==> 03-25: inputs <==
==> flow/design.v <==
`timescale 1ns / 1ps
module microprocessor(
  input             clk,
  input             sys_rst,
  input      [15:0] din,
  output     [15:0] dout,
  output     [15:0] imem_addr,
  input      [31:0] imem_data,
  output     [15:0] dmem_addr,
  output            dmem_we,
  input      [15:0] dmem_rdata,
  output            halted
);
reg [31:0] IR;             
reg [15:0] GPR [31:0];     
reg [15:0] SGPR;           
reg [15:0] PC;
reg sign, zero, overflow, carry;
reg jmp_flag;
reg stop;
localparam [2:0] idle            = 3'd0;   
localparam [2:0] fetch_inst      = 3'd1;   
localparam [2:0] dec_exec_inst   = 3'd2;   
localparam [2:0] next_inst       = 3'd3;   
localparam [2:0] sense_halt      = 3'd4;   
reg [2:0] state, next_state;
wire [15:0] src1 = GPR[IR[21:17]];
wire [15:0] src2 = IR[16] ? IR[15:0] : GPR[IR[15:11]];
wire [15:0] rdv  = GPR[IR[26:22]];
wire [16:0] sum     = {1'b0, src1} + {1'b0, src2};
wire [15:0] diff    = src1 - src2;
wire [31:0] mul_res = src1 * src2;
wire [15:0] quot    = (src2 == 16'd0) ? 16'hFFFF : (src1 / src2);
reg        wr_en;
reg [15:0] wr_val;
reg        jmp_n;
reg        stop_n;
always @(*) begin
  wr_en  = 1'b1;
  wr_val = rdv;
  jmp_n  = 1'b0;
  stop_n = 1'b0;
  case (IR[31:27])
    5'b00000 : wr_val = SGPR;
    5'b00001     : wr_val = IR[16] ? IR[15:0] : src1;
    5'b00010     : wr_val = sum[15:0];
    5'b00011     : wr_val = diff;
    5'b00100     : wr_val = mul_res[15:0];
    5'b00101     : wr_val = quot;
    5'b00110     : wr_val = src1 | src2;
    5'b00111    : wr_val = src1 & src2;
    5'b01000    : wr_val = src1 ^ src2;
    5'b01001   : wr_val = src1 ~^ src2;
    5'b01010   : wr_val = ~(src1 & src2);
    5'b01011    : wr_val = ~(src1 | src2);
    5'b01100    : wr_val = IR[16] ? ~IR[15:0] : ~src1;
    5'b01111 : wr_val = dmem_rdata;
    default  : wr_en = 1'b0;
  endcase
  case (IR[31:27])
    5'b10000        : jmp_n = 1'b1;
    5'b10001      : jmp_n = carry;
    5'b10011       : jmp_n = sign;
    5'b10101       : jmp_n = zero;
    5'b10111   : jmp_n = overflow;
    5'b10010    : jmp_n = ~carry;
    5'b10100     : jmp_n = ~sign;
    5'b10110     : jmp_n = ~zero;
    5'b11000 : jmp_n = ~overflow;
    5'b11001        : stop_n = 1'b1;
    default      : ;
  endcase
end
wire [15:0] rd_new = wr_en ? wr_val : rdv;
wire sign_n  = (IR[31:27] == 5'b00100) ? mul_res[31] : rd_new[15];
wire zero_n  = (IR[31:27] == 5'b00100) ? ~(|mul_res) : ~(|rd_new);
wire carry_n = (IR[31:27] == 5'b00010) ? sum[16] : 1'b0;
wire ovf_n   = (IR[31:27] == 5'b00010) ? ((~src1[15] & ~src2[15] & rd_new[15]) | (src1[15] & src2[15] & ~rd_new[15])) :
               (IR[31:27] == 5'b00011) ? ((~src1[15] & src2[15] & rd_new[15]) | (src1[15] & ~src2[15] & ~rd_new[15])) :
               1'b0;
always @(posedge clk) begin
  if (sys_rst)
    state <= idle;
  else
    state <= next_state;
end
always @(*) begin
  case (state)
    idle            : next_state = fetch_inst;
    fetch_inst      : next_state = dec_exec_inst;
    dec_exec_inst   : next_state = next_inst;
    next_inst       : next_state = sense_halt;
    sense_halt      : next_state = stop ? sense_halt : fetch_inst;
    default         : next_state = idle;
  endcase
end
always @(posedge clk) begin
  if (sys_rst) begin
    sign     <= 1'b0;
    zero     <= 1'b0;
    overflow <= 1'b0;
    carry    <= 1'b0;
    jmp_flag <= 1'b0;
    stop     <= 1'b0;
  end else begin
    case (state)
      idle: begin
        IR <= 32'h0;
        PC <= 16'd0;
      end
      fetch_inst: begin
        IR <= imem_data;
      end
      dec_exec_inst: begin
        if (wr_en)
          GPR[IR[26:22]] <= wr_val;
        if (IR[31:27] == 5'b00100)
          SGPR <= mul_res[31:16];
        sign     <= sign_n;
        zero     <= zero_n;
        carry    <= carry_n;
        overflow <= ovf_n;
        jmp_flag <= jmp_n;
        stop     <= stop_n;
      end
      next_inst: begin
        PC <= jmp_flag ? IR[15:0] : PC + 16'd1;
      end
      default: ;
    endcase
  end
end
assign imem_addr = PC;
assign dmem_addr = IR[15:0];
assign dmem_we   = (state == dec_exec_inst) && ((IR[31:27] == 5'b01101) || (IR[31:27] == 5'b01110));
assign dout      = (IR[31:27] == 5'b01110) ? din : src1;
assign halted    = stop;
endmodule
==> flow/run.sh <==
#!/bin/bash
# the make line also repeats each setting of config.mk as NAME=value (left out here)
make -C /OpenROAD-flow-scripts/flow DESIGN_CONFIG=/design/flow/config.mk WORK_HOME=/design/flow/orfs CLKGATE_MAP_FILE= finish
==> flow/config.mk <==
export PLATFORM = sky130hd
export DESIGN_NAME = microprocessor
export DESIGN_NICKNAME = microprocessor
export VERILOG_FILES = /design/flow/design.v
export SDC_FILE = /design/flow/constraint.sdc
export NUM_CORES = 4
export LEC_CHECK = 0
export ABC_AREA = 1
export CAP_MARGIN = 20
export CELL_PAD_IN_SITES_GLOBAL_PLACEMENT = 1
export CORE_MARGIN = 2
export CORE_UTILIZATION = 57
export CTS_CLUSTER_DIAMETER = 306
export GPL_ROUTABILITY_DRIVEN = 1
export GPL_TIMING_DRIVEN = 1
export SLEW_MARGIN = 20
==> flow/constraint.sdc <==
create_clock -name core_clock -period 16.3 [get_ports {clk}]
set_input_delay 3.2600 -clock core_clock [delete_from_list [all_inputs] [get_ports {clk}]]
set_output_delay 3.2600 -clock core_clock [all_outputs]
set_load 0.01 [all_outputs]
==> 09-07: changes against 03-25 <==
==> flow/config.mk (replaced) <==
export PLATFORM = sky130hd
export DESIGN_NAME = microprocessor
export DESIGN_NICKNAME = microprocessor
export VERILOG_FILES = /design/flow/design.v
export SDC_FILE = /design/flow/constraint.sdc
export NUM_CORES = 4
export LEC_CHECK = 0
export CAP_MARGIN = 20
export CORE_MARGIN = 2
export CORE_UTILIZATION = 30
export SLEW_MARGIN = 20
==> flow/constraint.sdc (replaced) <==
create_clock -name core_clock -period 26.2 [get_ports {clk}]
set_input_delay 5.2400 -clock core_clock [delete_from_list [all_inputs] [get_ports {clk}]]
set_output_delay 5.2400 -clock core_clock [all_outputs]
set_load 0.01 [all_outputs]
==> 11-14: changes against 03-25 <==
--- a/flow/config.mk
+++ b/flow/config.mk
@@ -7,10 +7,12 @@
 export LEC_CHECK = 0
-export ABC_AREA = 1
+export ABC_AREA = 0
 export CAP_MARGIN = 20
-export CELL_PAD_IN_SITES_GLOBAL_PLACEMENT = 1
+export CELL_PAD_IN_SITES_GLOBAL_PLACEMENT = 0
 export CORE_MARGIN = 2
-export CORE_UTILIZATION = 57
-export CTS_CLUSTER_DIAMETER = 306
+export CORE_UTILIZATION = 68
+export CTS_CLUSTER_DIAMETER = 28
 export GPL_ROUTABILITY_DRIVEN = 1
 export GPL_TIMING_DRIVEN = 1
+export MAX_ROUTING_LAYER = met4
+export SETUP_SLACK_MARGIN = 3.73
 export SLEW_MARGIN = 20
==> flow/constraint.sdc (replaced) <==
create_clock -name core_clock -period 28.9 [get_ports {clk}]
set_input_delay 5.7800 -clock core_clock [delete_from_list [all_inputs] [get_ports {clk}]]
set_output_delay 5.7800 -clock core_clock [all_outputs]
set_load 0.01 [all_outputs]
==> 01-11: changes against 03-25 <==
==> flow/config.mk (replaced) <==
export PLATFORM = sky130hd
export DESIGN_NAME = microprocessor
export DESIGN_NICKNAME = microprocessor
export VERILOG_FILES = /design/flow/design.v
export SDC_FILE = /design/flow/constraint.sdc
export NUM_CORES = 4
export LEC_CHECK = 0
export CAP_MARGIN = 20
export CORE_MARGIN = 2
export CORE_UTILIZATION = 30
export SLEW_MARGIN = 20
==> flow/constraint.sdc (replaced) <==
create_clock -name core_clock -period 30.0 [get_ports {clk}]
set_input_delay 6.0000 -clock core_clock [delete_from_list [all_inputs] [get_ports {clk}]]
set_output_delay 6.0000 -clock core_clock [all_outputs]
set_load 0.01 [all_outputs]
==> ci_impl_report.md <==
### Flow metrics

| Metric | Value |
|---|---|
| Area leader share | 0.341 |
| Run status | did not finish |
| Final HPWL DP | 139000 um |
| Last flow stage reached | 5_1_grt |
| Most instantiated library cell after synthesis | sky130_fd_sc_hd__edfxtp_1 |
| Area enclosed by the die boundary | 76800 um^2 |
| Average instance area after synthesis | 11.4 um^2 |
| Synth Seq Share | 0.351 |
| Vertical die size | 277 um |
| Total cell area reported by yosys after synthesis | 50800 um^2 |
| Error msg | [ERROR GRT-0232] Routing congestion too high. Check the congestion heatmap in the GUI. |
-- figures above: 11-14

==> ci_impl_report.md <==
### Flow metrics

| Metric | Value |
|---|---|
| Setup Viol. Count Final | 65 |
| Run status | finished with violations |
| Most instantiated library cell after synthesis | sky130_fd_sc_hd__edfxtp_1 |
| Min setup slack post-route | -2.32 ns |
| Total cell area reported by yosys after synthesis | 50800 um^2 |
| Violated Checks | negative setup slack |
| Area leader share | 0.341 |
| Synth Seq Share | 0.351 |
| Final HPWL DP | 158000 um |
-- figures above: 09-07

==> ci_impl_report.md <==
### Flow metrics

| Metric | Value |
|---|---|
| Run status | complete, no violations |
| Final clock skew | 0.0419 ns |
| Sink Count | 602 |
| Area leader share | 0.341 |
| Setup_tns | 0 ns |
| Synth Seq Share | 0.351 |
| Vertical die size | 415 um |
| Average instance area after synthesis | 11.4 um^2 |
| Final HPWL DP | 145000 um |
| Worst Path Buf+Inv | 15 |
| Final worst hold slack | 0.467 ns |
| Area enclosed by the die boundary | 172000 um^2 |
| Tally of filler cells in the layout | 16200 |
-- figures above: 01-11

==> ci_impl_report.md <==
### Flow metrics

| Metric | Value |
|---|---|
| Area leader share | 0.335 |
| Synth Seq Share | 0.345 |
| Total cell area reported by yosys after synthesis | 51600 um^2 |
| Min setup slack post-route | -12.98 ns |
| Violated Checks | negative setup slack |
| Setup Viol. Count Final | 193 |
| Run status | finished with violations |
| Vertical die size | 305 um |
| Area enclosed by the die boundary | 93000 um^2 |
| Average instance area after synthesis | 7.78 um^2 |
-- figures above: 03-25


* * *

==> inputs of trial 58 <==
// microprocessor: RTL as listed in full above, without the edits since
make LEC_CHECK=0 CAP_MARGIN=20 CORE_MARGIN=2 CORE_UTILIZATION=72 MAX_ROUTING_LAYER=met4 SLEW_MARGIN=20 finish   # period 28.3 ns
run.sh (not shown) runs the stock make flow with config.mk's settings and CLKGATE_MAP_FILE=.
==> inputs of build 95, as changes to trial 58 <==
ABC_AREA = 1   (was unset)
CORE_UTILIZATION = 58   (was 72)
MAX_ROUTING_LAYER = unset   (was met4)
SETUP_SLACK_MARGIN = 4.18   (was unset)
==> flow/constraint.sdc (replaced) <==
create_clock -name core_clock -period 16.3 [get_ports {clk}]
set_input_delay 3.2600 -clock core_clock [delete_from_list [all_inputs] [get_ports {clk}]]
set_output_delay 3.2600 -clock core_clock [all_outputs]
set_load 0.01 [all_outputs]
==> inputs of trial 66, as changes to trial 58 <==
ABC_AREA = 0   (was unset)
CELL_PAD_IN_SITES_GLOBAL_PLACEMENT = 1   (was unset)
CORE_UTILIZATION = 57   (was 72)
CTS_CLUSTER_DIAMETER = 182   (was unset)
GPL_ROUTABILITY_DRIVEN = 0   (was unset)
GPL_TIMING_DRIVEN = 1   (was unset)
MAX_ROUTING_LAYER = unset   (was met4)
==> flow/constraint.sdc (replaced) <==
create_clock -name core_clock -period 17.9 [get_ports {clk}]
set_input_delay 3.5800 -clock core_clock [delete_from_list [all_inputs] [get_ports {clk}]]
set_output_delay 3.5800 -clock core_clock [all_outputs]
set_load 0.01 [all_outputs]
==> results.toml <==
# yosys + openroad results
[logic_synthesis]
synth.top_cell.area_share = 0.335
synth_cells = 6638
synth-area-yosys_mm2 = 0.0516

[place]
dpl.cell_count = 8437

[status]
run_status = "finished with violations"
checkFailReasons = "setup timing"

[timing]
layout_setup_ws_ns = -13.98
report.final.setup_viol = 225

[clocking]
ctsResizeCount = 51

[grt]
gr_met1_demand_resource = 0.618
[end of results for build 95]
==> results.toml <==
# yosys + openroad results
[finish]
finalNonFillerCells = 6758

[timing]
layout_setup_ws_ns = -10.61
report.final.setup_viol = 193

[place]
dpl.cell_count = 6517

[clocking]
cts.clk_slew.worst_paths_ns = 0.07
ctsResizeCount = 137

[logic_synthesis]
register_area_share_after_synthesis = 0.351
floorplan.nets = 5004
synth.top_cell.area_share = 0.341
syn_avg_cell_area_um2 = 11.4
synth_cells = 4449
synth-area-yosys_mm2 = 0.0508

[critical_path]
r2r.worst_path.cells = 141
register_to_register_path_setup_slack_ns = -10.61

[status]
run_status = "finished with violations"
checkFailReasons = "setup timing"
[end of results for trial 66]
==> results.toml <==
# generated from flow reports
[floorplan]
floorplanUtilization = 0.726
io_pins = 116
die_h_um = 270

[logic_synthesis]
synth-area-yosys_mm2 = 0.0508
synth_cells = 4449
synth.top_cell.area_share = 0.341

[grt]
gr_met1_demand_resource = 0.829

[clocking]
ctsResizeCount = 156

[status]
lastStage = "5_1_grt"
run_status = "did not finish"
stop_error = "[ERROR GRT-0232] Routing congestion too high. Check the congestion heatmap in the GUI."

[place]
dpl.cell_count = 5764
[end of results for trial 58]

* * *

==> onyx <==
Starts from the design.v that is shown in full above.
clock: 16.3 ns
lec_check: 0
cap_margin: 20
core_margin: 2
core_utilization: 58
slew_margin: 20
==> juniper: changes against onyx <==
- ABC_AREA: not set -> 0
- CELL_PAD_IN_SITES_GLOBAL_PLACEMENT: not set -> 0
- CORE_UTILIZATION: 58 -> 69
- CTS_CLUSTER_DIAMETER: not set -> 28
- GPL_ROUTABILITY_DRIVEN: not set -> 1
- GPL_TIMING_DRIVEN: not set -> 1
==> flow/constraint.sdc (replaced) <==
create_clock -name core_clock -period 28.9 [get_ports {clk}]
set_input_delay 5.7800 -clock core_clock [delete_from_list [all_inputs] [get_ports {clk}]]
set_output_delay 5.7800 -clock core_clock [all_outputs]
set_load 0.01 [all_outputs]
==> indigo: changes against onyx <==
- ABC_AREA: not set -> 1
- SETUP_SLACK_MARGIN: not set -> 4.2
==> tundra: changes against onyx <==
- CORE_MARGIN: 2 -> 9
- CORE_UTILIZATION: 58 -> 30
- CTS_CLUSTER_DIAMETER: not set -> 258
- GPL_ROUTABILITY_DRIVEN: not set -> 0
- GPL_TIMING_DRIVEN: not set -> 0
- HOLD_SLACK_MARGIN: not set -> 0.16
- PLACE_DENSITY_LB_ADDON: not set -> 0.24
==> flow/constraint.sdc (replaced) <==
create_clock -name core_clock -period 30.0 [get_ports {clk}]
set_input_delay 6.0000 -clock core_clock [delete_from_list [all_inputs] [get_ports {clk}]]
set_output_delay 6.0000 -clock core_clock [all_outputs]
set_load 0.01 [all_outputs]
==> Changelog: implementation <==
### Implementation results

* Status: failed layout checks
* Violated Checks: negative setup slack
* Hold Slack at around 470 ps
* Final setup viols at 33
* Setup ws final at -901 ps
* Crit path buf inv count at 28
* Least-Margin Pin Slew at 1340 ps
* Final Hold Fails at 0
* Hold path start: IR[17]
* Fin nets at ~5500
Source of the figures above: tundra

==> Changelog: implementation <==
### Implementation results

* Violated Checks: negative setup slack
* Hold path start: IR[21]
* Setup ws final at -12560 ps
* Crit path buf inv count at 10
* Status: failed layout checks
* Least-Margin Pin Slew at 1230 ps
* Final setup viols at 225
Source of the figures above: onyx

==> Changelog: implementation <==
### Changed

* Fail Step: 5_1_grt
* Area leader share at approximately a third
* Die Span Y at between 200 and 300 um
* GPL Wtd Cong at 1.08
* Xor/xnor share at 1.59%
* Status: stopped before the end
* Top cells, area: edfxtp_1 (34%), mux4_2 (15%), fa_1 (7.7%)
* Die area at ~76000 um^2
Source of the figures above: juniper

==> Changelog: implementation <==
### Implementation results

* Status: failed layout checks
* Final setup viols at between 200 and 250
* Hold Slack at approximately 480 ps
* Final Hold Fails at 0
* Hold path start: IR[21]
* Violated Checks: negative setup slack
* Setup ws final at -13980 ps
Source of the figures above: indigo

